==> design.v <==
`timescale 1ns / 1ps
module rrc_filter #(
	parameter WIDTH = 9
)(
	input logic clk,
	input logic rst,
	input logic signed [WIDTH-1:0] filter_in,
	output logic signed [WIDTH-1:0] filter_out
);
	logic signed [WIDTH-1:0] shift_reg_out [0:31];
	logic signed [2*WIDTH-1:0] mul_sum [0:32];
	logic signed [23:0] acc_sum;
	integer i;
	always @(posedge clk or posedge rst) begin
		if(rst) begin
			for(i = 0; i < 32; i=i+1) begin
				shift_reg_out[i] <= 9'b0;
			end
		end
		else begin
			shift_reg_out[0] <= filter_in;
			for(i = 0; i < 31; i=i+1) begin
				shift_reg_out[i+1] <= shift_reg_out[i];
			end
		end
	end
	multiplier_9b #(.WIDTH(9)) MUL0(.mul_in(filter_in), .coefficient(9'd0), .mul_out(mul_sum[0]));
	multiplier_9b #(.WIDTH(9)) MUL1(.mul_in(shift_reg_out[0]), .coefficient(-9'd1), .mul_out(mul_sum[1]));
	multiplier_9b #(.WIDTH(9)) MUL2(.mul_in(shift_reg_out[1]), .coefficient(9'd1),.mul_out(mul_sum[2]));
	multiplier_9b #(.WIDTH(9)) MUL3(.mul_in(shift_reg_out[2]), .coefficient(9'd0),.mul_out(mul_sum[3]));
	multiplier_9b #(.WIDTH(9)) MUL4(.mul_in(shift_reg_out[3]), .coefficient(-9'd1),.mul_out(mul_sum[4]));
	multiplier_9b #(.WIDTH(9)) MUL5(.mul_in(shift_reg_out[4]), .coefficient(9'd2),.mul_out(mul_sum[5]));
	multiplier_9b #(.WIDTH(9)) MUL6(.mul_in(shift_reg_out[5]), .coefficient(9'd0),.mul_out(mul_sum[6]));
	multiplier_9b #(.WIDTH(9)) MUL7(.mul_in(shift_reg_out[6]), .coefficient(-9'd2),.mul_out(mul_sum[7]));
	multiplier_9b #(.WIDTH(9)) MUL8(.mul_in(shift_reg_out[7]), .coefficient(9'd2),.mul_out(mul_sum[8]));
	multiplier_9b #(.WIDTH(9)) MUL9(.mul_in(shift_reg_out[8]), .coefficient(9'd0),.mul_out(mul_sum[9]));
	multiplier_9b #(.WIDTH(9)) MUL10(.mul_in(shift_reg_out[9]), .coefficient(-9'd6),.mul_out(mul_sum[10]));
	multiplier_9b #(.WIDTH(9)) MUL11(.mul_in(shift_reg_out[10]), .coefficient(9'd8),.mul_out(mul_sum[11]));
	multiplier_9b #(.WIDTH(9)) MUL12(.mul_in(shift_reg_out[11]), .coefficient(9'd10),.mul_out(mul_sum[12]));
	multiplier_9b #(.WIDTH(9)) MUL13(.mul_in(shift_reg_out[12]), .coefficient(-9'd28),.mul_out(mul_sum[13]));
	multiplier_9b #(.WIDTH(9)) MUL14(.mul_in(shift_reg_out[13]), .coefficient(-9'd14),.mul_out(mul_sum[14]));
	multiplier_9b #(.WIDTH(9)) MUL15(.mul_in(shift_reg_out[14]), .coefficient(9'd111),.mul_out(mul_sum[15]));
	multiplier_9b #(.WIDTH(9)) MUL16(.mul_in(shift_reg_out[15]), .coefficient(9'd196),.mul_out(mul_sum[16]));
	multiplier_9b #(.WIDTH(9)) MUL17(.mul_in(shift_reg_out[16]), .coefficient(9'd111),.mul_out(mul_sum[17]));
	multiplier_9b #(.WIDTH(9)) MUL18(.mul_in(shift_reg_out[17]), .coefficient(-9'd14),.mul_out(mul_sum[18]));
	multiplier_9b #(.WIDTH(9)) MUL19(.mul_in(shift_reg_out[18]), .coefficient(-9'd28),.mul_out(mul_sum[19]));
	multiplier_9b #(.WIDTH(9)) MUL20(.mul_in(shift_reg_out[19]), .coefficient(9'd10),.mul_out(mul_sum[20]));
	multiplier_9b #(.WIDTH(9)) MUL21(.mul_in(shift_reg_out[20]), .coefficient(9'd8),.mul_out(mul_sum[21]));
	multiplier_9b #(.WIDTH(9)) MUL22(.mul_in(shift_reg_out[21]), .coefficient(-9'd6),.mul_out(mul_sum[22]));
	multiplier_9b #(.WIDTH(9)) MUL23(.mul_in(shift_reg_out[22]), .coefficient(9'd0),.mul_out(mul_sum[23]));
	multiplier_9b #(.WIDTH(9)) MUL24(.mul_in(shift_reg_out[23]), .coefficient(9'd2),.mul_out(mul_sum[24]));
	multiplier_9b #(.WIDTH(9)) MUL25(.mul_in(shift_reg_out[24]), .coefficient(-9'd2),.mul_out(mul_sum[25]));
	multiplier_9b #(.WIDTH(9)) MUL26(.mul_in(shift_reg_out[25]), .coefficient(9'd0),.mul_out(mul_sum[26]));
	multiplier_9b #(.WIDTH(9)) MUL27(.mul_in(shift_reg_out[26]), .coefficient(9'd2),.mul_out(mul_sum[27]));
	multiplier_9b #(.WIDTH(9)) MUL28(.mul_in(shift_reg_out[27]), .coefficient(-9'd1),.mul_out(mul_sum[28]));
	multiplier_9b #(.WIDTH(9)) MUL29(.mul_in(shift_reg_out[28]), .coefficient(9'd0),.mul_out(mul_sum[29]));
	multiplier_9b #(.WIDTH(9)) MUL30(.mul_in(shift_reg_out[29]), .coefficient(9'd1),.mul_out(mul_sum[30]));
	multiplier_9b #(.WIDTH(9)) MUL31(.mul_in(shift_reg_out[30]), .coefficient(-9'd1),.mul_out(mul_sum[31]));
	multiplier_9b #(.WIDTH(9)) MUL32(.mul_in(shift_reg_out[31]), .coefficient(9'd0),.mul_out(mul_sum[32]));
	always_comb begin : accumulate_sum
		acc_sum = mul_sum[0] + mul_sum[1] + mul_sum[2] + mul_sum[3] + mul_sum[4] + 
		mul_sum[5] + mul_sum[6] + mul_sum[7] + mul_sum[8] + mul_sum[9] + 
		mul_sum[10] + mul_sum[11] + mul_sum[12] + mul_sum[13] + mul_sum[14] + 
		mul_sum[15] + mul_sum[16] + mul_sum[17] + mul_sum[18] + mul_sum[19] + 
		mul_sum[20] + mul_sum[21] + mul_sum[22] + mul_sum[23] + mul_sum[24] + 
		mul_sum[25] + mul_sum[26] + mul_sum[27] + mul_sum[28] + mul_sum[29] + 
		mul_sum[30] + mul_sum[31] + mul_sum[32];  
	end
	logic signed [15:0] trunc_frac_sum;
	assign trunc_frac_sum = acc_sum[23:8];
	always_ff @( posedge clk or posedge rst ) begin : blockName
		if(rst) begin
			filter_out <= 0;
		end
		else if(trunc_frac_sum > 255) begin
			filter_out <= 255;
		end
		else if(trunc_frac_sum < -256) begin
			filter_out <= -256;
		end
		else begin
			filter_out <= trunc_frac_sum;
		end
	end
endmodule
module multiplier_9b #(
	parameter WIDTH = 9
)(
	input logic signed [WIDTH-1:0] mul_in,
	input logic signed [WIDTH-1:0] coefficient,
	output logic signed [2*WIDTH-1:0] mul_out
);
	assign mul_out = mul_in * coefficient;
endmodule
==> run.sh <==
#!/bin/bash
# the make line also repeats each setting of config.mk as NAME=value (left out here)
make -C /OpenROAD-flow-scripts/flow DESIGN_CONFIG=/design/flow/config.mk WORK_HOME=/design/flow/orfs CLKGATE_MAP_FILE= finish
==> config.mk <==
export PLATFORM = sky130hd
export DESIGN_NAME = rrc_filter
export DESIGN_NICKNAME = rrc_filter
export VERILOG_FILES = /design/flow/design.v
export SDC_FILE = /design/flow/constraint.sdc
export NUM_CORES = 4
export LEC_CHECK = 0
export ABC_AREA = 1
export CAP_MARGIN = 20
export CORE_MARGIN = 2
export CORE_UTILIZATION = 72
export CTS_CLUSTER_DIAMETER = 205
export CTS_CLUSTER_SIZE = 25
export MAX_ROUTING_LAYER = met4
export PLACE_DENSITY_LB_ADDON = 0.05
export SLEW_MARGIN = 20
export TNS_END_PERCENT = 70
==> constraint.sdc <==
create_clock -name core_clock -period 5.78 [get_ports {clk}]
set_input_delay 1.1560 -clock core_clock [delete_from_list [all_inputs] [get_ports {clk}]]
set_output_delay 1.1560 -clock core_clock [all_outputs]
set_load 0.01 [all_outputs]
==> results of run 1 <==
[per-stage QoR]
| step | area, um^2 | setup WS, ns | util |
|---|---|---|---|
| after global placement | 29700 | -3.47 | 0.838 |
| after detailed placement | 29700 | -3.74 | 0.838 |
| after floorplan | 25700 | -3.24 | - |
| after CTS | 30900 | -3.26 | 0.873 |
| after global routing | 31400 | -3.84 | 0.887 |
| final | 31400 | -3.54 | 0.887 |
[what timing repair did]
| item | CTS | global route |
|---|---|---|
| gates cloned | 0 | 0 |
| gates resized | 136 | 96 |
| buffers inserted | 14 | 13 |
| hold buffers | 0 | 0 |
| setup endpoints to repair | 9 | 9 |
| pin swaps | 85 | 103 |
[layout make-up]
type	instances	area [um^2]
tap	461	577
sequential	288	7220
inverter	690	2600
timing repair buffer	463	3640
fill	1574	4010
multi-input combinational	1365	17000
clock buffer	15	375
clock inverter	2	25.0
antenna	1	2.50
[per-layer routing]
layer | GRT usage | routed length, um
met1 | 0.475 | 25200
met2 | 0.685 | 35800
met3 | 0.0711 | 4480
met4 | 0.249 | 5560
met5 | - | 0
==> impl_metrics.json, run 1 <==
{
  "outcome": "finished with violations",
  "so_faults": "setup timing",
  "top_logic_kind": "adder cells",
  "cp_max_fo": 8,
  "grt_overflow_total": 0,
  "common_cells": "690 x inv_1, 409 x fa_1, 330 x ha_1, 288 x dfrtp_1, 168 x nand2_1",
  "vias": 18300,
  "grt_pass1_vias": 20700,
  "cts_buffer_depth": 3,
  "port_buffers": 19,
  "setup_viol": 9,
  "r2r_slack_ns": -3.54,
  "finalCritPeriodShare": 1.61,
  "core_um2": 35400,
  "drc": 0,
  "slowest_delay_ns": 0.55,
  "cts_buffers": 15,
  "warning_count": 69,
  "cts_sinks": 288,
  "slew_violations": 0,
  "yosys_warnings": 4,
  "rr_worst_depth": 45,
  "cts_tree": "done",
  "worstHoldStart": "shift_reg_out[2][4]$_DFF_PP0_",
  "drtIter0Drc": 1212,
  "hold_violations": 0,
  "ys_sh_aoi": 0.0417,
  "synthAdderAreaFrac": 0.479,
  "numSynthFlops": 288,
  "muxShareOfSynthArea": 0,
  "clock_skew_ns": 0.0326,
  "top_cell_area_share": 0.318,
  "rsz0062_at_grt": "true",
  "pin_count": 20,
  "wl_um": 71000,
  "simple_gate_share": 0.0494,
  "critical_path_required_ns": 6.26,
  "cp-start-kind": "flip-flop",
  "syn_area_per_cell_um2": 11.0,
  "crit_end": "filter_out[3]$_DFF_PP0_",
  "hold-path-cell-count": 0,
  "yosysCellCount": 2344,
  "cts_root_buf": "clkbuf_16",
  "fp.dieW_um": 193,
  "drtPass1Iterations": 7,
  "ys_top_cells_by_area": "fa_1 32%, dfrtp_1 28%, ha_1 16%",
  "edf_count": 0,
  "synthXorXnorAreaFrac": 0.0490,
  "fp_util": 0.727,
  "arrival_ns": 9.80,
  "setup_total_negative_slack_ns": -31.57,
  "die_h_um": 193,
  "rows": 69,
  "grt_usage": 0.413,
  "area.growth.synth_to_final_pct": 22.0,
  "num-nets-final": 3573,
  "syn-num-nets": 3094,
  "crit_start": "shift_reg_out[14][2]$_DFF_PP0_",
  "yosys_area_um2": 25700,
  "gp_congestion": 1.02,
  "relSlewSlack": 0.359,
  "rr_startpoint": "shift_reg_out[14][2]$_DFF_PP0_",
  "top_area_cell": "fa_1",
  "max-cap-violations": 0,
  "hold_ws_ns": 0.342,
  "fin_ws_ns": -3.54,
  "holdPathEnd": "shift_reg_out[3][4]$_DFF_PP0_",
  "antenna_found_initial": 1,
  "criticalPathCategory": "reg -> reg",
  "worst_skew_pair.late_latency_ns": 0.53,
  "critPathCaptureType": "flip-flop",
  "async_reset_ff_frac": 1.00,
  "die_area_um2": 37200,
  "synthCells": 2344,
  "syn_area_um2": 25700,
  "yosysSeqAreaShare": 0.280,
  "dp_cells": 3240,
  "grt_pass1_wl_um": 110000,
  "max_freq_ghz": 0.107,
  "worst-path-stages": 45,
  "flop_cell": "dfrtp_1",
  "path_delay_family": "adder cells",
  "most_common_cell": "inv_1",
  "wl_per_cell_um": 21.6,
  "vias_per_cell": 5.57,
  "yosysUniqueCellTypes": 35,
  "layout_min_cycle_time_ns": 9.32,
  "cp_slowest_cell": "fa_1",
  "crit_buf_inv": 10,
  "hpwl_um": 55000,
  "regToRegEndpoint": "filter_out[3]$_DFF_PP0_",
  "grt_max_degree": 163,
  "ant_nets": 0,
  "tightest_slew_ns": 0.962,
  "clk_pin_slew_ns": 0.12,
  "hp-class": "reg -> reg",
  "fin_cells": 3285,
  "cts.htree.levels": 1
}
==> run 2, diff against run 1 <==
- ABC_AREA: 1 -> unset
- CORE_ASPECT_RATIO: unset -> 0.84
- CORE_MARGIN: 2 -> 10
- CORE_UTILIZATION: 72 -> 33
- CTS_CLUSTER_DIAMETER: 205 -> unset
- CTS_CLUSTER_SIZE: 25 -> 84
- GPL_ROUTABILITY_DRIVEN: unset -> 0
- GPL_TIMING_DRIVEN: unset -> 0
- HOLD_SLACK_MARGIN: unset -> 0.28
- MAX_ROUTING_LAYER: met4 -> unset
- PLACE_DENSITY_LB_ADDON: 0.05 -> 0.29
- TNS_END_PERCENT: 70 -> unset
- clock period: 5.78 -> 9.09 ns (I/O delays scaled with it)
==> run 2 against run 1 <==
Synthesized cell count shrank 7.0%. Worst setup slack gained 2.7 ns. Clock skew shrank 0.0046 ns. The layout still fails its checks (setup timing). Register-to-register slack gained 2.7 ns.
==> impl_metrics.json, run 2 <==
{
  "drtIter0Drc": 538,
  "synthCells": 2181,
  "finalCritPeriodShare": 1.10,
  "flop_cell": "dfrtp_1",
  "area.growth.synth_to_final_pct": 15.8,
  "wl_um": 56500,
  "top_usage_layer": "met2",
  "simple_gate_share": 0.0344,
  "slew_violations": 0,
  "yosysSeqAreaShare": 0.283,
  "fp.dieW_um": 323,
  "ys_sh_aoi": 0.0599,
  "edf_count": 0,
  "fin_area_um2": 29500,
  "mi_logic_area_um2": 16800,
  "setup_viol": 9,
  "synthXorXnorAreaFrac": 0.0471,
  "cts_buffer_depth": 3,
  "syn_area_per_cell_um2": 11.7,
  "cts_sinks": 288,
  "num-nets-final": 3049,
  "cp-start-kind": "flip-flop",
  "path_delay_family": "adder cells",
  "cts.htree.levels": 1,
  "dp_cells": 3206,
  "arrival_ns": 10.43,
  "grt_util_met2": 0.206,
  "antenna_found_initial": 1,
  "rows": 93,
  "r2r_slack_ns": -0.88,
  "holdPathEnd": "shift_reg_out[9][4]$_DFF_PP0_",
  "clock_skew_ns": 0.0280,
  "grt_pass1_vias": 16700,
  "port_buffers": 19,
  "cts_root_buf": "clkbuf_16",
  "grt_overflow_total": 0,
  "so_faults": "setup timing",
  "regToRegEndpoint": "filter_out[1]$_DFF_PP0_",
  "rr_worst_depth": 38,
  "hold_violations": 0,
  "hold-path-cell-count": 0,
  "top_area_cell": "fa_1",
  "hpwl_um": 47000,
  "common_cells": "607 x inv_1, 409 x fa_1, 330 x ha_1, 288 x dfrtp_1, 90 x xnor2_1",
  "critPathCaptureType": "flip-flop",
  "place_ws_ns": -1.75,
  "synthAdderAreaFrac": 0.484,
  "cts_tree": "done",
  "crit_buf_inv": 11,
  "cp_max_fo": 8,
  "die_area_um2": 88700,
  "tightest_slew_ns": 1.07,
  "dpl-instance-area_um2": 27200,
  "crit_start": "shift_reg_out[14][3]$_DFF_PP0_",
  "max-cap-violations": 0,
  "core_um2": 76600,
  "yosysCellCount": 2181,
  "fin_ws_ns": -0.882,
  "cp_slowest_cell": "fa_2",
  "worst_skew_pair.late_latency_ns": 0.60,
  "warning_count": 64,
  "syn-num-nets": 2931,
  "fillers": 7295,
  "layout_min_cycle_time_ns": 9.97,
  "post-route-util": 0.385,
  "cts_hold_buf": 0,
  "grt_usage": 0.135,
  "fp_util": 0.332,
  "ant_nets": 0,
  "die_h_um": 275,
  "max_freq_ghz": 0.100,
  "fin_cells": 3320,
  "criticalPathCategory": "reg -> reg",
  "gr-usage-met1": 0.196,
  "use_met3": 0.0309,
  "grt_pass1_wl_um": 94000,
  "yosysUniqueCellTypes": 54,
  "worstHoldStart": "shift_reg_out[8][4]$_DFF_PP0_",
  "grt_max_degree": 37,
  "top_logic_kind": "adder cells",
  "top_cell_area_share": 0.322,
  "async_reset_ff_frac": 1.00,
  "drtPass1Iterations": 4,
  "rsz0062_at_grt": "true",
  "pin_count": 20,
  "clk_pin_slew_ns": 0.07,
  "critical_path_required_ns": 9.55,
  "drc": 0,
  "ys_top_cells_by_area": "fa_1 32%, dfrtp_1 28%, ha_1 16%",
  "rr_startpoint": "shift_reg_out[14][3]$_DFF_PP0_",
  "cts_buffers": 30,
  "vias_per_cell": 4.41,
  "yosys_warnings": 4,
  "outcome": "finished with violations",
  "slowest_delay_ns": 0.60,
  "worst-path-stages": 38,
  "regArea_um2": 7230,
  "crit_end": "filter_out[1]$_DFF_PP0_",
  "relSlewSlack": 0.279,
  "vias": 14700,
  "yosys_area_um2": 25400,
  "numSynthFlops": 288,
  "wl_per_cell_um": 17.0,
  "hp-class": "reg -> reg",
  "most_common_cell": "inv_1",
  "syn_area_um2": 25400,
  "muxShareOfSynthArea": 0.000393
}
[run 2: through the flow]
step	TNS (ns)	hold WS [ns]
after floorplan	-2.97	0.331
after global placement	-14.50	0.332
after detailed placement	-14.91	0.335
after CTS	-7.30	0.336
after global routing	-9.81	0.346
final	-7.35	0.332
[run 2: final cells by class]
cell class,count,area share
diodes,1,0.0000849
plain buffers,4,0.00115
clock buffers,39,0.0283
clock inverters,16,0.00722
inverters,607,0.0776
multi-input cells,1280,0.569
flip-flops and latches,288,0.245
well taps,997,0.0423
repair buffers,88,0.0286
[run 2: repair_timing]
| action | CTS | global route |
|---|---|---|
| pin swaps | 54 | 59 |
| setup endpoints to repair | 9 | 9 |
| gates resized | 94 | 50 |
| buffers inserted | 44 | 16 |
[run 2: routing by layer]
metal,vias to the layer above,part of all wire,wire (um)
met5,-,0,0
met4,0,0.014,797
met3,55,0.047,2630
met2,169,0.44,24900
met1,7530,0.50,28100
li1,6903,-,-
==> run 3, diff against run 2 <==
- ABC_AREA: unset -> 1
- CELL_PAD_IN_SITES_DETAIL_PLACEMENT: unset -> 0
- CELL_PAD_IN_SITES_GLOBAL_PLACEMENT: unset -> 0
- CORE_ASPECT_RATIO: 0.84 -> 1.04
- CORE_MARGIN: 10 -> 2
- CORE_UTILIZATION: 33 -> 71
- CTS_CLUSTER_DIAMETER: unset -> 223
- CTS_CLUSTER_SIZE: 84 -> unset
- GPL_TIMING_DRIVEN: 0 -> unset
- HOLD_SLACK_MARGIN: 0.28 -> unset
- MAX_ROUTING_LAYER: unset -> met4
- PLACE_DENSITY_LB_ADDON: 0.29 -> 0.06
- SETUP_SLACK_MARGIN: unset -> -0.27
- TNS_END_PERCENT: unset -> 50
- clock period: 9.09 -> 5.65 ns (I/O delays scaled with it)
==> run 3 against run 2 <==
Fmax up 3.8%. Highest routed layer unchanged. Hold slack improved by 0.0082 ns. Critical endpoint unchanged. First-iteration DRC count rose to 2.8 times the previous value. Worst setup slack worse by 3.1 ns. Still fails the layout checks on setup timing. Non-clock buffer count rose by 395. Final area increased by 9.0%. Critical path depth up 5. Clock skew decreased by 0.015 ns.
==> impl_metrics.json, run 3 <==
{
  "clock_skew_ns": 0.0129,
  "worst_skew_pair.late_latency_ns": 0.62,
  "grt_max_degree": 152,
  "regToRegEndpoint": "filter_out[1]$_DFF_PP0_",
  "cts_root_buf": "clkbuf_16",
  "top_logic_kind": "adder cells",
  "flop_cell": "dfrtp_1",
  "cts_buffers": 31,
  "rr_startpoint": "shift_reg_out[14][3]$_DFF_PP0_",
  "syn_area_um2": 25700,
  "edf_count": 0,
  "ys_sh_aoi": 0.0417,
  "layout_min_cycle_time_ns": 9.61,
  "muxShareOfSynthArea": 0,
  "fp.dieW_um": 191,
  "antenna_found_initial": 3,
  "outcome": "finished with violations",
  "arrival_ns": 10.10,
  "common_cells": "690 x inv_1, 409 x fa_1, 330 x ha_1, 288 x dfrtp_1, 168 x nand2_1",
  "port_buffers": 19,
  "yosysSeqAreaShare": 0.280,
  "syn_area_per_cell_um2": 11.0,
  "holdPathEnd": "shift_reg_out[6][0]$_DFF_PP0_",
  "max_freq_ghz": 0.104,
  "rows": 71,
  "criticalPathCategory": "reg -> reg",
  "fillers": 1489,
  "synthXorXnorAreaFrac": 0.0490,
  "hp-class": "reg -> reg",
  "yosys_area_um2": 25700,
  "rr_worst_depth": 43,
  "hold-path-cell-count": 0,
  "vias": 19400,
  "top_area_cell": "fa_1",
  "path_delay_family": "adder cells",
  "rsz0062_at_grt": "true",
  "crit_buf_inv": 9,
  "ys_top_cells_by_area": "fa_1 32%, dfrtp_1 28%, ha_1 16%",
  "cts_tree": "done",
  "yosysCellCount": 2344,
  "cts_sinks": 288,
  "fp_util": 0.715,
  "clk_pin_slew_ns": 0.07,
  "cts.htree.levels": 1,
  "grt_pass1_vias": 21700,
  "cp-start-kind": "flip-flop",
  "worstHoldStart": "shift_reg_out[5][0]$_DFF_PP0_",
  "grt_pass1_wl_um": 113000,
  "grt_overflow_total": 0,
  "tightest_slew_ns": 0.938,
  "slowest_delay_ns": 0.61,
  "max-cap-violations": 0,
  "relSlewSlack": 0.375,
  "slew_violations": 0,
  "vias_per_cell": 5.76,
  "grt_usage": 0.417,
  "hpwl_um": 54000,
  "critPathCaptureType": "flip-flop",
  "cts_buffer_depth": 3,
  "cp_slowest_cell": "fa_1",
  "wl_per_cell_um": 23.4,
  "area.growth.synth_to_final_pct": 24.9,
  "num-nets-final": 3613,
  "syn-num-nets": 3094,
  "drc": 0,
  "drtPass1Iterations": 8,
  "most_common_cell": "inv_1",
  "drtIter0Drc": 1512,
  "cp_max_fo": 8,
  "crit_path_frequent_cell": "fa_1",
  "synthAdderAreaFrac": 0.479,
  "r2r_slack_ns": -3.96,
  "crit_end": "filter_out[1]$_DFF_PP0_",
  "fin_ws_ns": -3.96,
  "die_area_um2": 37800,
  "setup_viol": 9,
  "crit_start": "shift_reg_out[14][3]$_DFF_PP0_",
  "cts_hold_buf": 0,
  "pin_count": 20,
  "hold_ws_ns": 0.340,
  "die_h_um": 198,
  "so_faults": "setup timing",
  "ant_nets": 0,
  "numSynthFlops": 288,
  "hold_violations": 0,
  "wl_um": 78800,
  "yosys_warnings": 4,
  "synthCells": 2344,
  "async_reset_ff_frac": 1.00,
  "top_cell_area_share": 0.318,
  "warning_count": 68,
  "critical_path_required_ns": 6.14,
  "core_um2": 36000,
  "yosysUniqueCellTypes": 35,
  "worst-path-stages": 43,
  "simple_gate_share": 0.0494,
  "finalCritPeriodShare": 1.70
}
run 3: layout make-up:
type                    count  area, um^2  share of cell area
diodes                      2        5.00            0.000156
multi-input cells        1365       16800               0.524
inverters                 690        2590              0.0808
flip-flops and latches    288        7220               0.225
well taps                 474         593              0.0185
clock buffers              42         857              0.0267
repair buffers            487        3780               0.118
clock inverters            16         233             0.00725
run 3: what timing repair did:
item,in CTS,in global routing
pin swaps,52,77
gates resized,84,124
endpoints found under the setup margin,9,9
gates cloned,0,0
buffers inserted,8,14
run 3: metrics by stage:
step / std cells / instance area [um^2] / worst slack, ns / utilization / TNS, ns
after CTS: 3349 / 31500 / -3.51 / 0.875 / -31.35
after global placement: 3284 / 29900 / -3.56 / 0.832 / -31.81
after global routing: 3364 / 32100 / -4.26 / 0.893 / -37.94
final: 3364 / 32100 / -3.96 / 0.893 / -35.35
after floorplan: 2344 / 25700 / -3.37 / - / -30.05
after detailed placement: 3284 / 29900 / -3.95 / 0.832 / -35.19
run 3: routing by layer:
metal | track usage | vias up | wire length, um
met1 | 0.451 | 9677 | 25500
met3 | 0.0909 | 568 | 7030
met5 | - | - | 0
li1 | - | 8031 | -
met2 | 0.705 | 1094 | 39100
met4 | 0.252 | 0 | 7100
==> run 4, diff against run 3 <==
- ABC_AREA: 1 -> unset
- CELL_PAD_IN_SITES_DETAIL_PLACEMENT: 0 -> unset
- CELL_PAD_IN_SITES_GLOBAL_PLACEMENT: 0 -> 2
- CORE_ASPECT_RATIO: 1.04 -> 1.03
- CORE_UTILIZATION: 71 -> 40
- CTS_CLUSTER_DIAMETER: 223 -> unset
- CTS_CLUSTER_SIZE: unset -> 31
- MAX_ROUTING_LAYER: met4 -> unset
- PLACE_DENSITY_LB_ADDON: 0.06 -> unset
- SETUP_SLACK_MARGIN: -0.27 -> unset
- TNS_END_PERCENT: 50 -> unset
- clock period: 5.65 -> 10.5 ns (I/O delays scaled with it)
==> run 4 against run 3 <==
The run now finishes clean. Critical path depth fell by 7. Hold slack improved by 0.0039 ns. Synthesized cell count fell by 7.0%. Clock skew rose by 0.0011 ns.
==> impl_metrics.json, run 4 <==
{
  "r2r_slack_ns": 0.43,
  "regToRegEndpoint": "filter_out[7]$_DFF_PP0_",
  "muxShareOfSynthArea": 0.000393,
  "hold_violations": 0,
  "rsz0062_at_grt": "false",
  "crit_buf_inv": 7,
  "slowest_delay_ns": 0.55,
  "grt_overflow_total": 0,
  "syn-num-nets": 2931,
  "vias_per_cell": 4.64,
  "yosysSeqAreaShare": 0.283,
  "core_um2": 62700,
  "slew_violations": 0,
  "critPathCaptureType": "flip-flop",
  "max-cap-violations": 0,
  "port_buffers": 19,
  "wl_per_cell_um": 19.8,
  "crit_start": "shift_reg_out[14][1]$_DFF_PP0_",
  "vias": 14400,
  "layout_min_cycle_time_ns": 10.07,
  "rr_worst_depth": 36,
  "grt_usage": 0.200,
  "common_cells": "607 x inv_1, 409 x fa_1, 330 x ha_1, 288 x dfrtp_1, 90 x xnor2_1",
  "drtIter0Drc": 518,
  "finalCritPeriodShare": 0.959,
  "top_area_cell": "fa_1",
  "async_reset_ff_frac": 1.00,
  "warning_count": 65,
  "antenna_found_initial": 0,
  "ys_sh_aoi": 0.0599,
  "hp-class": "reg -> reg",
  "grt_pass1_wl_um": 97000,
  "arrival_ns": 10.54,
  "top_cell_area_share": 0.322,
  "crit_end": "filter_out[7]$_DFF_PP0_",
  "flop_cell": "dfrtp_1",
  "fin_cells": 3099,
  "cts_buffer_depth": 3,
  "worstHoldStart": "shift_reg_out[8][4]$_DFF_PP0_",
  "grt_pass1_vias": 16300,
  "hpwl_um": 52700,
  "rows": 93,
  "holdPathEnd": "shift_reg_out[9][4]$_DFF_PP0_",
  "cts.htree.levels": 2,
  "tightest_slew_ns": 0.948,
  "path_delay_family": "adder cells",
  "simple_gate_share": 0.0344,
  "cp_max_fo": 8,
  "dp_cells": 3034,
  "drtPass1Iterations": 5,
  "num-nets-final": 3018,
  "yosys_warnings": 4,
  "synthAdderAreaFrac": 0.484,
  "worst-path-stages": 36,
  "pin_count": 20,
  "place_ws_ns": 0.0208,
  "outcome": "timing/DRC/antenna clean",
  "cts_tree": "done",
  "cts_sinks": 288,
  "syn_area_per_cell_um2": 11.7,
  "yosysCellCount": 2181,
  "most_common_cell": "inv_1",
  "crit_path_frequent_cell": "fa_1",
  "setup_viol": 0,
  "clk_pin_slew_ns": 0.06,
  "hold_ws_ns": 0.344,
  "fp.dieW_um": 253,
  "ys_top_cells_by_area": "fa_1 32%, dfrtp_1 28%, ha_1 16%",
  "relSlewSlack": 0.364,
  "synthCells": 2181,
  "top_logic_kind": "adder cells",
  "diodes": 0,
  "edf_count": 0,
  "max_freq_ghz": 0.0993,
  "rr_startpoint": "shift_reg_out[14][1]$_DFF_PP0_",
  "hold-path-cell-count": 0,
  "die_h_um": 260,
  "worst_skew_pair.late_latency_ns": 0.56,
  "cp-start-kind": "flip-flop",
  "cts_buffers": 37,
  "critical_path_required_ns": 10.97,
  "setup_total_negative_slack_ns": 0,
  "cp_slowest_cell": "fa_1",
  "ant_nets": 0,
  "synthXorXnorAreaFrac": 0.0471,
  "yosysUniqueCellTypes": 54,
  "criticalPathCategory": "reg -> reg",
  "grt_max_degree": 106,
  "fp_util": 0.406,
  "fin_ws_ns": 0.431,
  "area.growth.synth_to_final_pct": 11.0,
  "wl_um": 61500,
  "yosys_area_um2": 25400,
  "drc": 0,
  "cts_root_buf": "clkbuf_16",
  "numSynthFlops": 288,
  "die_area_um2": 65700,
  "syn_area_um2": 25400,
  "clock_skew_ns": 0.0140
}
==> run 4: per-stage QoR <==
stage               utilization  area [um^2]
global placement          0.428        26900
detailed placement        0.428        26900
finish                    0.450        28200
CTS                       0.448        28100
global route              0.450        28200
floorplan                     -        25400
==> run 4: layer usage <==
layer  track usage  vias up  routed length (um)
li1              -     6830                   -
met3        0.0216       46                1340
met2         0.350      119               31400
met1         0.273     7395               27900
met4        0.0350        0                 828
met5             0        -                   0
==> run 4: timing repair <==
item	CTS	global route
gates resized	3	28
pin swaps	0	7
buffers inserted	0	2
endpoints found under the setup margin	8	9
hold buffers	0	0
==> run 4: layout make-up <==
| cell class | count | area, um^2 |
|---|---|---|
| Clock buffer | 51 | 1060 |
| Clock inverter | 12 | 164 |
| Fill cell | 5914 | 34500 |
| Inverter | 607 | 2290 |
| Multi-Input combinational cell | 1280 | 16100 |
| Sequential cell | 288 | 7220 |
| Tap cell | 807 | 1010 |
| Timing Repair Buffer | 54 | 453 |
==> run 5, diff against run 4 <==
- CELL_PAD_IN_SITES_DETAIL_PLACEMENT: unset -> 0
- CORE_ASPECT_RATIO: 1.03 -> 1.04
- CORE_UTILIZATION: 40 -> 43
- CTS_CLUSTER_SIZE: 31 -> unset
- MAX_ROUTING_LAYER: unset -> met4
- PLACE_DENSITY_LB_ADDON: unset -> 0.01
- SETUP_SLACK_MARGIN: unset -> 1.72
- TNS_END_PERCENT: unset -> 50
- clock period: 10.5 -> 6.39 ns (I/O delays scaled with it)
==> run 5 against run 4 <==
Now fails the layout checks on setup timing. Die size fell by 6.9%. First-iteration DRC count rose by 12%. Register-to-register slack lost 3.7 ns. Critical endpoint is now filter_out[5]$_DFF_PP0_. Largest cell class unchanged. Highest routed layer unchanged.
==> impl_metrics.json, run 5 <==
{
  "outcome": "finished with violations",
  "so_faults": "setup timing",
  "area.growth.synth_to_final_pct": 27.1,
  "finalCritPeriodShare": 1.51,
  "max_freq_ghz": 0.103,
  "slowest_delay_ns": 0.60,
  "core_um2": 58200,
  "setup_total_negative_slack_ns": -29.09,
  "diodes": 0,
  "fin_area_um2": 32400,
  "num-nets-final": 3454,
  "clock_skew_ns": 0.0363,
  "simple_gate_share": 0.0344,
  "muxShareOfSynthArea": 0.000393,
  "numSynthFlops": 288,
  "hpwl_um": 54100,
  "cts_root_buf": "clkbuf_16",
  "synthXorXnorAreaFrac": 0.0471,
  "cts_sinks": 288,
  "yosysUniqueCellTypes": 54,
  "fp.dieW_um": 243,
  "r2r_slack_ns": -3.28,
  "clk_pin_slew_ns": 0.06,
  "ys_sh_aoi": 0.0599,
  "place_ws_ns": -3.70,
  "fp_util": 0.437,
  "wl_per_cell_um": 18.1,
  "drtIter0Drc": 579,
  "synthAdderAreaFrac": 0.484,
  "layout_min_cycle_time_ns": 9.67,
  "cp-start-kind": "flip-flop",
  "crit_path_frequent_cell": "fa_1",
  "hp-class": "reg -> reg",
  "crit_end": "filter_out[5]$_DFF_PP0_",
  "crit_buf_inv": 6,
  "rr_worst_depth": 32,
  "cts_buffers": 39,
  "wl_um": 63600,
  "cts.htree.levels": 2,
  "grt_pass1_vias": 18400,
  "yosysSeqAreaShare": 0.283,
  "most_common_cell": "inv_1",
  "drc": 0,
  "common_cells": "607 x inv_1, 409 x fa_1, 330 x ha_1, 288 x dfrtp_1, 90 x xnor2_1",
  "syn-num-nets": 2931,
  "die_area_um2": 61100,
  "arrival_ns": 10.11,
  "worstHoldStart": "shift_reg_out[25][2]$_DFF_PP0_",
  "pin_count": 20,
  "critical_path_required_ns": 6.83,
  "worst-path-stages": 32,
  "tightest_slew_ns": 0.853,
  "warning_count": 68,
  "slew_violations": 0,
  "syn_area_per_cell_um2": 11.7,
  "path_delay_family": "adder cells",
  "top_cell_area_share": 0.322,
  "yosys_warnings": 4,
  "yosysCellCount": 2181,
  "synthCells": 2181,
  "flop_cell": "dfrtp_1",
  "vias": 16000,
  "async_reset_ff_frac": 1.00,
  "criticalPathCategory": "reg -> reg",
  "dpl-instance-area_um2": 30100,
  "grt_overflow_total": 0,
  "rsz0062_at_grt": "true",
  "rr_startpoint": "shift_reg_out[14][2]$_DFF_PP0_",
  "regToRegEndpoint": "filter_out[5]$_DFF_PP0_",
  "ys_top_cells_by_area": "fa_1 32%, dfrtp_1 28%, ha_1 16%",
  "edf_count": 0,
  "grt_pass1_wl_um": 104000,
  "worst_skew_pair.late_latency_ns": 0.57,
  "vias_per_cell": 4.55,
  "cp_slowest_cell": "fa_1",
  "crit_start": "shift_reg_out[14][2]$_DFF_PP0_",
  "rows": 90,
  "port_buffers": 19,
  "holdPathEnd": "shift_reg_out[26][2]$_DFF_PP0_",
  "ant_nets": 0,
  "grt_max_degree": 149,
  "cts_buffer_depth": 3,
  "critPathCaptureType": "flip-flop",
  "die_h_um": 252,
  "setup_viol": 9,
  "relSlewSlack": 0.431,
  "drtPass1Iterations": 4,
  "yosys_area_um2": 25400,
  "syn_area_um2": 25400,
  "top_area_cell": "fa_1",
  "cts_tree": "done",
  "antenna_found_initial": 0,
  "fin_ws_ns": -3.28,
  "cts_hold_buf": 0,
  "grt_usage": 0.233,
  "hold_violations": 0,
  "max-cap-violations": 0,
  "top_logic_kind": "adder cells",
  "hold-path-cell-count": 0,
  "cp_max_fo": 8
}
-- run 5: metal layers --
layer / vias up / wire length (um) / global-route usage
li1: 7706 / - / -
met1: 8073 / 29300 / 0.312
met2: 130 / 31200 / 0.381
met3: 68 / 1850 / 0.0317
met4: 0 / 1250 / 0.0492
met5: - / 0 / -
-- run 5: timing repair --
action                                  4_1_cts  5_1_grt
setup buffers                                16        8
endpoints found under the setup margin        9        9
pin swaps                                    73       20
resized                                      90       38
-- run 5: area by class of cell --
class	count	area [um^2]
clock inverter	17	221
inverter	607	2280
timing repair buffer	488	3830
multi-input combinational	1280	16700
sequential	288	7220
tap	782	978
fill	5133	25900
clock buffer	51	1090
-- run 5: through the flow --
step                instances  hold slack [ns]   util
detailed placement       3421            0.335  0.518
CTS                      3505            0.345  0.552
finish                   3513            0.344  0.556
global route             3513            0.350  0.556
global placement         3421            0.332  0.518
floorplan                2181            0.331      -
==> run 6, diff against run 5 <==
- ABC_AREA: unset -> 1
- CELL_PAD_IN_SITES_DETAIL_PLACEMENT: 0 -> unset
- CELL_PAD_IN_SITES_GLOBAL_PLACEMENT: 2 -> unset
- CORE_ASPECT_RATIO: 1.04 -> unset
- CORE_UTILIZATION: 43 -> 72
- CTS_CLUSTER_DIAMETER: unset -> 205
- CTS_CLUSTER_SIZE: unset -> 25
- GPL_ROUTABILITY_DRIVEN: 0 -> unset
- HOLD_SLACK_MARGIN: unset -> -0.09
- MAX_ROUTING_LAYER: met4 -> unset
- PLACE_DENSITY_LB_ADDON: 0.01 -> 0.05
- SETUP_SLACK_MARGIN: 1.72 -> unset
- TNS_END_PERCENT: 50 -> 5
- clock period: 6.39 -> 5.99 ns (I/O delays scaled with it)
==> run 6 against run 5 <==
Still fails the layout checks on setup timing. Synthesized cell count up 7.5%. Routed wire length up 7.3%. Via count up 12%. Area after synthesis up 1.1%. Non-clock buffer count down 50. Hold slack worse by 0.0029 ns. Worst setup slack better by 0.072 ns. Utilization up 32 points. Flip-flop count unchanged. Largest cell class unchanged.
==> impl_metrics.json, run 6 <==
{
  "clk_pin_slew_ns": 0.12,
  "num-nets-final": 3548,
  "place_ws_ns": -3.50,
  "criticalPathCategory": "reg -> reg",
  "cp_max_fo": 8,
  "cts_buffer_depth": 3,
  "r2r_slack_ns": -3.21,
  "syn_area_per_cell_um2": 11.0,
  "crit_end": "filter_out[7]$_DFF_PP0_",
  "clock_skew_ns": 0.0192,
  "slowest_delay_ns": 0.59,
  "muxShareOfSynthArea": 0,
  "layout_min_cycle_time_ns": 9.20,
  "drtIter0Drc": 1173,
  "antenna_found_initial": 0,
  "fillers": 1683,
  "synthAdderAreaFrac": 0.479,
  "max_freq_ghz": 0.109,
  "so_faults": "setup timing",
  "vias": 17800,
  "worst-path-stages": 43,
  "hold_violations": 0,
  "critical_path_required_ns": 6.40,
  "rows": 69,
  "rsz0062_at_grt": "true",
  "fin_cells": 3260,
  "ys_sh_aoi": 0.0417,
  "slew_violations": 0,
  "ant_nets": 0,
  "cts_tree": "done",
  "worstHoldStart": "shift_reg_out[22][6]$_DFF_PP0_",
  "hp-class": "reg -> reg",
  "yosysUniqueCellTypes": 35,
  "simple_gate_share": 0.0494,
  "edf_count": 0,
  "cts.htree.levels": 1,
  "drc": 0,
  "holdPathEnd": "shift_reg_out[23][6]$_DFF_PP0_",
  "cp_slowest_cell": "fa_1",
  "wl_um": 68200,
  "relSlewSlack": 0.384,
  "dp_cells": 3231,
  "yosys_warnings": 4,
  "synthXorXnorAreaFrac": 0.0490,
  "vias_per_cell": 5.47,
  "drtPass1Iterations": 5,
  "arrival_ns": 9.61,
  "die_area_um2": 37200,
  "yosys_area_um2": 25700,
  "yosysSeqAreaShare": 0.280,
  "outcome": "finished with violations",
  "crit_buf_inv": 9,
  "common_cells": "690 x inv_1, 409 x fa_1, 330 x ha_1, 288 x dfrtp_1, 168 x nand2_1",
  "port_buffers": 19,
  "top_logic_kind": "adder cells",
  "area.growth.synth_to_final_pct": 20.0,
  "fp_util": 0.727,
  "numSynthFlops": 288,
  "synthCells": 2344,
  "regToRegEndpoint": "filter_out[7]$_DFF_PP0_",
  "rr_startpoint": "shift_reg_out[14][2]$_DFF_PP0_",
  "gp_congestion": 0.973,
  "syn_area_um2": 25700,
  "rr_worst_depth": 43,
  "pin_count": 20,
  "setup_viol": 9,
  "grt_overflow_total": 0,
  "yosysCellCount": 2344,
  "core_um2": 35400,
  "cts_sinks": 288,
  "cp-start-kind": "flip-flop",
  "crit_start": "shift_reg_out[14][2]$_DFF_PP0_",
  "top_cell_area_share": 0.318,
  "die_h_um": 193,
  "max-cap-violations": 0,
  "cts_root_buf": "clkbuf_16",
  "path_delay_family": "adder cells",
  "cts_hold_buf": 0,
  "grt_max_degree": 70,
  "cts_buffers": 15,
  "fp.dieW_um": 193,
  "top_area_cell": "fa_1",
  "async_reset_ff_frac": 1.00,
  "hold-path-cell-count": 0,
  "grt_usage": 0.389,
  "grt_pass1_wl_um": 107000,
  "flop_cell": "dfrtp_1",
  "warning_count": 64,
  "wl_per_cell_um": 20.9,
  "most_common_cell": "inv_1",
  "hold_ws_ns": 0.341,
  "ys_top_cells_by_area": "fa_1 32%, dfrtp_1 28%, ha_1 16%",
  "setup_total_negative_slack_ns": -28.37,
  "fin_ws_ns": -3.21,
  "finalCritPeriodShare": 1.54,
  "syn-num-nets": 3094,
  "tightest_slew_ns": 0.924,
  "hpwl_um": 55200,
  "critPathCaptureType": "flip-flop",
  "grt_pass1_vias": 20300,
  "worst_skew_pair.late_latency_ns": 0.53
}
==> run 6: per-stage QoR <==
stage                     area (um^2)   util
after floorplan                 25700      -
after CTS                       30500  0.861
after global placement          29600  0.835
final                           30900  0.872
after global routing            30900  0.872
after detailed placement        29600  0.835
==> run 6: layout make-up <==
type	instances	area, um^2	area share
clock inverters	2	25.0	0.000811
well taps	461	577	0.0187
flip-flops and latches	288	7220	0.234
clock buffers	15	375	0.0122
repair buffers	438	3360	0.109
diodes	1	2.50	0.0000811
multi-input cells	1365	16700	0.542
inverters	690	2590	0.0840
==> run 6: routing by layer <==
| layer | part of all wire | vias up | GRT usage |
|---|---|---|---|
| met5 | 0 | - | 0 |
| met4 | 0.064 | 0 | 0.196 |
| met3 | 0.059 | 248 | 0.0635 |
| met2 | 0.51 | 616 | 0.681 |
| met1 | 0.37 | 9090 | 0.471 |
| li1 | - | 7883 | - |
==> run 6: timing repair <==
item / CTS / global route
pin swaps: 62 / 69
setup buffers: 5 / 6
setup endpoints to repair: 9 / 9
resized: 95 / 63
==> run 7, diff against run 6 <==
- CTS_CLUSTER_DIAMETER: 205 -> 200
- CTS_CLUSTER_SIZE: 25 -> unset
- HOLD_SLACK_MARGIN: -0.09 -> unset
- PLACE_DENSITY_LB_ADDON: 0.05 -> 0.02
- SETUP_SLACK_MARGIN: unset -> -0.8
- TNS_END_PERCENT: 5 -> unset
- clock period: 5.99 -> 8.04 ns (I/O delays scaled with it)
==> run 7 against run 6 <==
Still fails the layout checks on setup timing. Sequential share of layout area fell by 0.053 points. Highest routed layer unchanged. Clock-buffer cell count rose by 29. Final area rose by 0.24%. Routed wire length fell by 1.5%. Area after synthesis did not move. Critical path type unchanged. Die size did not move.
==> impl_metrics.json, run 7 <==
{
  "path_delay_family": "adder cells",
  "wl_per_cell_um": 21.2,
  "r2r_slack_ns": -1.22,
  "antenna_found_initial": 1,
  "yosysSeqAreaShare": 0.280,
  "hold_violations": 0,
  "slew_violations": 0,
  "hpwl_um": 51900,
  "muxShareOfSynthArea": 0,
  "max-cap-violations": 0,
  "yosys_area_um2": 25700,
  "wl_um": 67100,
  "critical_path_required_ns": 8.48,
  "yosys_warnings": 4,
  "cp_max_fo": 8,
  "cts.htree.levels": 2,
  "worst-path-stages": 34,
  "fp_util": 0.727,
  "grt_overflow_total": 0,
  "ys_top_cells_by_area": "fa_1 32%, dfrtp_1 28%, ha_1 16%",
  "setup_viol": 9,
  "fin_ws_ns": -1.22,
  "synthAdderAreaFrac": 0.479,
  "rr_worst_depth": 34,
  "pin_count": 20,
  "fp.dieW_um": 193,
  "so_faults": "setup timing",
  "setup_total_negative_slack_ns": -10.63,
  "tightest_slew_ns": 0.946,
  "ys_sh_aoi": 0.0417,
  "hp-class": "reg -> reg",
  "cp_slowest_cell": "fa_1",
  "die_area_um2": 37200,
  "yosysCellCount": 2344,
  "worstHoldStart": "shift_reg_out[25][5]$_DFF_PP0_",
  "num-nets-final": 3422,
  "rsz0062_at_grt": "true",
  "drc": 0,
  "worst_skew_pair.late_latency_ns": 0.57,
  "top_logic_kind": "adder cells",
  "hold-path-cell-count": 0,
  "crit_end": "filter_out[1]$_DFF_PP0_",
  "relSlewSlack": 0.365,
  "numSynthFlops": 288,
  "fin_area_um2": 30900,
  "top_cell_area_share": 0.318,
  "synthCells": 2344,
  "max_freq_ghz": 0.108,
  "vias_per_cell": 5.56,
  "criticalPathCategory": "reg -> reg",
  "slowest_delay_ns": 0.62,
  "yosysUniqueCellTypes": 35,
  "crit_buf_inv": 3,
  "flop_cell": "dfrtp_1",
  "dpl-instance-area_um2": 28500,
  "simple_gate_share": 0.0494,
  "common_cells": "690 x inv_1, 409 x fa_1, 330 x ha_1, 288 x dfrtp_1, 168 x nand2_1",
  "rows": 69,
  "edf_count": 0,
  "crit_start": "shift_reg_out[14][3]$_DFF_PP0_",
  "rr_startpoint": "shift_reg_out[14][3]$_DFF_PP0_",
  "gp_congestion": 0.947,
  "drtPass1Iterations": 5,
  "most_common_cell": "inv_1",
  "warning_count": 66,
  "top_area_cell": "fa_1",
  "grt_max_degree": 147,
  "layout_min_cycle_time_ns": 9.26,
  "outcome": "finished with violations",
  "holdPathEnd": "shift_reg_out[26][5]$_DFF_PP0_",
  "regToRegEndpoint": "filter_out[1]$_DFF_PP0_",
  "async_reset_ff_frac": 1.00,
  "synthXorXnorAreaFrac": 0.0490,
  "finalCritPeriodShare": 1.15,
  "post-route-util": 0.874,
  "arrival_ns": 9.70,
  "grt_usage": 0.384,
  "syn_area_um2": 25700,
  "grt_pass1_wl_um": 106000,
  "cts_tree": "done",
  "port_buffers": 19,
  "cts_root_buf": "clkbuf_16",
  "cts_buffers": 35,
  "syn_area_per_cell_um2": 11.0,
  "ant_nets": 0,
  "die_h_um": 193,
  "syn-num-nets": 3094,
  "grt_pass1_vias": 20000,
  "core_um2": 35400,
  "cts_buffer_depth": 3,
  "cts_sinks": 288,
  "cp-start-kind": "flip-flop",
  "vias": 17600,
  "clk_pin_slew_ns": 0.07,
  "clock_skew_ns": 0.0218,
  "crit_path_frequent_cell": "fa_1",
  "area.growth.synth_to_final_pct": 20.3,
  "drtIter0Drc": 1070,
  "critPathCaptureType": "flip-flop"
}
## run 7: cell type report
cell class	count	area, um^2
well taps	461	577
clock buffers	44	950
flip-flops and latches	288	7220
diodes	3	7.51
clock inverters	20	254
repair buffers	292	2280
multi-input cells	1365	17100
inverters	690	2590
fillers	1671	4450
## run 7: per-stage QoR
step	std cells	hold WS, ns	setup slack (ns)
floorplan	2344	0.331	-0.776
global placement	3086	0.331	-1.18
detailed placement	3086	0.335	-1.45
CTS	3158	0.340	-1.05
global route	3160	0.350	-1.46
finish	3163	0.339	-1.22
## run 7: timing repair
action | CTS | global route
hold buffers | 0 | 0
pin swaps | 56 | 105
endpoints found under the setup margin | 9 | 9
gates cloned | 0 | 0
setup buffers | 9 | 13
resized | 94 | 116
## run 7: layer usage
layer  part of all wire  track usage  routed length [um]
met1               0.36        0.464               24400
met5                  0            0                   0
met4              0.063        0.211                4250
met2               0.50        0.650               33900
met3              0.068       0.0814                4600
==> run 8, diff against run 7 <==
- ABC_AREA: 1 -> unset
- CORE_ASPECT_RATIO: unset -> 1.85
- CORE_MARGIN: 2 -> 9
- CORE_UTILIZATION: 72 -> 48
- CTS_CLUSTER_DIAMETER: 200 -> unset
- CTS_CLUSTER_SIZE: unset -> 21
- PLACE_DENSITY_LB_ADDON: 0.02 -> 0.19
- SETUP_SLACK_MARGIN: -0.8 -> unset
- SLEW_MARGIN: 20 -> 15
- TNS_END_PERCENT: unset -> 75
- clock period: 8.04 -> 12.6 ns (I/O delays scaled with it)
==> run 8 against run 7 <==
The run now finishes clean. Fmax shrank 17%. Clock-buffer cell count shrank 9. Via count shrank 17%. Largest cell class unchanged. Highest routed layer unchanged. Global-route usage shrank 19 points. Critical path type unchanged. Clock skew shrank 0.0083 ns.
==> impl_metrics.json, run 8 <==
{
  "drtPass1Iterations": 4,
  "grt_max_degree": 106,
  "regToRegEndpoint": "filter_out[1]$_DFF_PP0_",
  "rsz0062_at_grt": "false",
  "clock_skew_ns": 0.0135,
  "fp_util": 0.486,
  "fin_cells": 2947,
  "setup_viol": 0,
  "grt_usage": 0.193,
  "crit_end": "filter_out[1]$_DFF_PP0_",
  "criticalPathCategory": "reg -> reg",
  "cp_max_fo": 18,
  "critical_path_required_ns": 13.02,
  "hpwl_um": 48800,
  "clk_pin_slew_ns": 0.07,
  "slew_violations": 0,
  "ys_sh_aoi": 0.0599,
  "core_um2": 52300,
  "hold_violations": 0,
  "regArea_um2": 7210,
  "cts_hold_buf": 0,
  "crit_path_frequent_cell": "fa_1",
  "post-route-util": 0.526,
  "worst_skew_pair.late_latency_ns": 0.56,
  "cp_slowest_cell": "dfrtp_1",
  "tightest_slew_ns": 0.909,
  "fp.dieW_um": 187,
  "hp-class": "reg -> reg",
  "wl_per_cell_um": 19.2,
  "relSlewSlack": 0.390,
  "fin_area_um2": 27500,
  "warning_count": 63,
  "ys_top_cells_by_area": "fa_1 32%, dfrtp_1 28%, ha_1 16%",
  "dp_cells": 2894,
  "grt_overflow_total": 0,
  "cts_buffer_depth": 3,
  "vias_per_cell": 4.94,
  "fillers": 4597,
  "drc": 0,
  "rr_worst_depth": 33,
  "crit_buf_inv": 7,
  "muxShareOfSynthArea": 0.000393,
  "post-cts-setup-buffers": 0,
  "drtIter0Drc": 571,
  "max_freq_ghz": 0.0892,
  "yosys_area_um2": 25400,
  "yosysCellCount": 2181,
  "antenna_found_initial": 0,
  "yosys_warnings": 4,
  "outcome": "timing/DRC/antenna clean",
  "most_common_cell": "inv_1",
  "vias": 14600,
  "path_delay_family": "adder cells",
  "slowest_delay_ns": 0.84,
  "mi_logic_area_um2": 15900,
  "flop_cell": "dfrtp_1",
  "area.growth.synth_to_final_pct": 8.16,
  "worst-path-stages": 33,
  "hold-path-cell-count": 0,
  "top_area_cell": "fa_1",
  "diodes": 0,
  "async_reset_ff_frac": 1.00,
  "synthCells": 2181,
  "cts_tree": "done",
  "grt_pass1_wl_um": 91700,
  "numSynthFlops": 288,
  "syn_area_per_cell_um2": 11.7,
  "cts_sinks": 288,
  "finalCritPeriodShare": 0.890,
  "rows": 114,
  "gp_congestion": 0.881,
  "rr_startpoint": "shift_reg_out[14][8]$_DFF_PP0_",
  "cts_root_buf": "clkbuf_16",
  "cp-start-kind": "flip-flop",
  "ctsResizeCount": 0,
  "setup_total_negative_slack_ns": 0,
  "holdPathEnd": "shift_reg_out[3][6]$_DFF_PP0_",
  "wl_um": 56600,
  "synthXorXnorAreaFrac": 0.0471,
  "edf_count": 0,
  "die_h_um": 331,
  "common_cells": "607 x inv_1, 409 x fa_1, 330 x ha_1, 288 x dfrtp_1, 90 x xnor2_1",
  "crit_start": "shift_reg_out[14][8]$_DFF_PP0_",
  "top_cell_area_share": 0.322,
  "num-nets-final": 2979,
  "syn_area_um2": 25400,
  "arrival_ns": 11.63,
  "r2r_slack_ns": 1.39,
  "layout_min_cycle_time_ns": 11.21,
  "max-cap-violations": 0,
  "top_logic_kind": "adder cells",
  "port_buffers": 19,
  "cts.htree.levels": 1,
  "yosysUniqueCellTypes": 54,
  "dpl-instance-area_um2": 26500,
  "simple_gate_share": 0.0344,
  "critPathCaptureType": "flip-flop",
  "syn-num-nets": 2931,
  "ant_nets": 0,
  "die_area_um2": 62000,
  "cts_buffers": 28,
  "synthAdderAreaFrac": 0.484,
  "worstHoldStart": "shift_reg_out[2][6]$_DFF_PP0_",
  "pin_count": 20,
  "yosysSeqAreaShare": 0.283,
  "grt_pass1_vias": 16700
}
run 8: layer usage:
layer | GRT usage | vias to the layer above | share of wire
li1 | - | 6746 | -
met3 | 0.0145 | 106 | 0.022
met5 | 0 | - | 0
met4 | 0.0949 | 0 | 0.054
met1 | 0.196 | 7504 | 0.34
met2 | 0.386 | 210 | 0.59
run 8: final cells by class:
cell class / instances / share of cell area
multi-input cells: 1280 / 0.579
flip-flops and latches: 288 / 0.262
inverters: 607 / 0.0830
well taps: 696 / 0.0316
clock buffers: 35 / 0.0279
clock inverters: 17 / 0.00868
repair buffers: 24 / 0.00827
run 8: through the flow:
step / hold slack (ns) / setup slack, ns
after floorplan: 0.331 / 2.13
after global placement: 0.333 / 1.54
after detailed placement: 0.335 / 1.41
after CTS: 0.347 / 1.39
after global routing: 0.353 / 0.829
final: 0.345 / 1.39
==> run 9, diff against run 8 <==
- CAP_MARGIN: 20 -> 30
- CORE_ASPECT_RATIO: 1.85 -> unset
- CORE_MARGIN: 9 -> 2
- CORE_UTILIZATION: 48 -> 40
- CTS_CLUSTER_SIZE: 21 -> unset
- MAX_ROUTING_LAYER: unset -> met4
- PLACE_DENSITY_LB_ADDON: 0.19 -> unset
- SLEW_MARGIN: 15 -> 35
- TNS_END_PERCENT: 75 -> unset
- clock period: 12.6 -> 10.5 ns (I/O delays scaled with it)
==> run 9 against run 8 <==
Final area is 2.4% higher. Via count is 1.2% lower. Largest cell class unchanged. Register-to-register slack worse by 0.94 ns. First-iteration DRC count is 39% higher. Clock skew is 0.0022 ns higher. Routed wire length is 6.6% lower. Utilization is 7.8 points lower. Flip-flop count stayed put.
==> impl_metrics.json, run 9 <==
{
  "grt_util_met2": 0.282,
  "cp_slowest_cell": "fa_2",
  "yosys_area_um2": 25400,
  "vias": 14400,
  "syn-num-nets": 2931,
  "crit_end": "filter_out[5]$_DFF_PP0_",
  "wl_um": 52900,
  "cts_buffers": 36,
  "cts_sinks": 288,
  "tightest_slew_ns": 0.950,
  "gp_congestion": 0.854,
  "crit_buf_inv": 3,
  "pin_count": 20,
  "fin_cells": 3123,
  "regToRegEndpoint": "filter_out[5]$_DFF_PP0_",
  "core_um2": 63000,
  "yosysCellCount": 2181,
  "synthXorXnorAreaFrac": 0.0471,
  "ant_nets": 0,
  "yosysUniqueCellTypes": 54,
  "top_cell_area_share": 0.322,
  "top_usage_layer": "met2",
  "simple_gate_share": 0.0344,
  "edf_count": 0,
  "ys_top_cells_by_area": "fa_1 32%, dfrtp_1 28%, ha_1 16%",
  "drtPass1Iterations": 5,
  "fp.dieW_um": 256,
  "most_common_cell": "inv_1",
  "rr_worst_depth": 32,
  "use_met3": 0.0306,
  "numSynthFlops": 288,
  "drtIter0Drc": 795,
  "crit_path_frequent_cell": "fa_1",
  "relSlewSlack": 0.362,
  "top_area_cell": "fa_1",
  "cts_buffer_depth": 3,
  "worst_skew_pair.late_latency_ns": 0.54,
  "cp_max_fo": 8,
  "cp-start-kind": "flip-flop",
  "arrival_ns": 10.46,
  "drc": 0,
  "worstHoldStart": "shift_reg_out[25][1]$_DFF_PP0_",
  "muxShareOfSynthArea": 0.000393,
  "worst-path-stages": 32,
  "dp_cells": 3055,
  "holdPathEnd": "shift_reg_out[26][1]$_DFF_PP0_",
  "synthAdderAreaFrac": 0.484,
  "synthCells": 2181,
  "rows": 92,
  "cts_tree": "done",
  "num-nets-final": 3001,
  "grt_pass1_wl_um": 87800,
  "finalCritPeriodShare": 0.957,
  "cts_root_buf": "clkbuf_16",
  "grt_pass1_vias": 16000,
  "hpwl_um": 44700,
  "hp-class": "reg -> reg",
  "diodes": 0,
  "yosysSeqAreaShare": 0.283,
  "vias_per_cell": 4.61,
  "wl_per_cell_um": 16.9,
  "outcome": "timing/DRC/antenna clean",
  "cts.htree.levels": 2,
  "dpl-instance-area_um2": 26800,
  "cts_hold_buf": 0,
  "grt_max_degree": 168,
  "rr_startpoint": "shift_reg_out[14][1]$_DFF_PP0_",
  "yosys_warnings": 4,
  "hold_violations": 0,
  "async_reset_ff_frac": 1.00,
  "r2r_slack_ns": 0.45,
  "grt_usage": 0.177,
  "gr-usage-met1": 0.241,
  "hold-path-cell-count": 0,
  "slew_violations": 0,
  "warning_count": 64,
  "area.growth.synth_to_final_pct": 10.7,
  "die_h_um": 256,
  "antenna_found_initial": 1,
  "critical_path_required_ns": 10.92,
  "post-route-util": 0.448,
  "common_cells": "607 x inv_1, 409 x fa_1, 330 x ha_1, 288 x dfrtp_1, 90 x xnor2_1",
  "max-cap-violations": 0,
  "layout_min_cycle_time_ns": 10.05,
  "die_area_um2": 65700,
  "critPathCaptureType": "flip-flop",
  "setup_viol": 0,
  "clk_pin_slew_ns": 0.06,
  "flop_cell": "dfrtp_1",
  "hold_ws_ns": 0.342,
  "syn_area_um2": 25400,
  "slowest_delay_ns": 0.63,
  "fp_util": 0.404,
  "syn_area_per_cell_um2": 11.7,
  "top_logic_kind": "adder cells",
  "fin_area_um2": 28200,
  "grt_overflow_total": 0,
  "port_buffers": 19,
  "clock_skew_ns": 0.0156,
  "ys_sh_aoi": 0.0599,
  "max_freq_ghz": 0.0995,
  "path_delay_family": "adder cells",
  "crit_start": "shift_reg_out[14][1]$_DFF_PP0_",
  "fillers": 5824,
  "criticalPathCategory": "reg -> reg"
}
## run 9: timing repair
action                                  in CTS  in global routing
resized                                      1                 24
endpoints found under the setup margin       1                  9
pin swaps                                    1                  6
buffers inserted                             0                  3
## run 9: layout make-up
cell class                      instances  area (um^2)  share of cell area
Timing Repair Buffer                   38          365              0.0130
Sequential cell                       288         7210               0.256
Inverter                              607         2290              0.0813
Tap cell                              846         1060              0.0376
Clock buffer                           50         1040              0.0371
Multi-Input combinational cell       1280        16000               0.569
Clock inverter                         14          184             0.00653
## run 9: stage by stage
stage | worst slack (ns) | TNS, ns
after floorplan | 0.368 | 0
after global placement | 0.307 | 0
after detailed placement | 0.0547 | 0
after CTS | 0.00656 | 0
after global routing | -0.0223 | -0.0509
final | 0.454 | 0
## run 9: routing by layer
layer  up-vias  routed length, um
li1       6788                  -
met1      7396              24400
met2       162              25700
met3        46               1950
met4         0                824
met5         -                  0
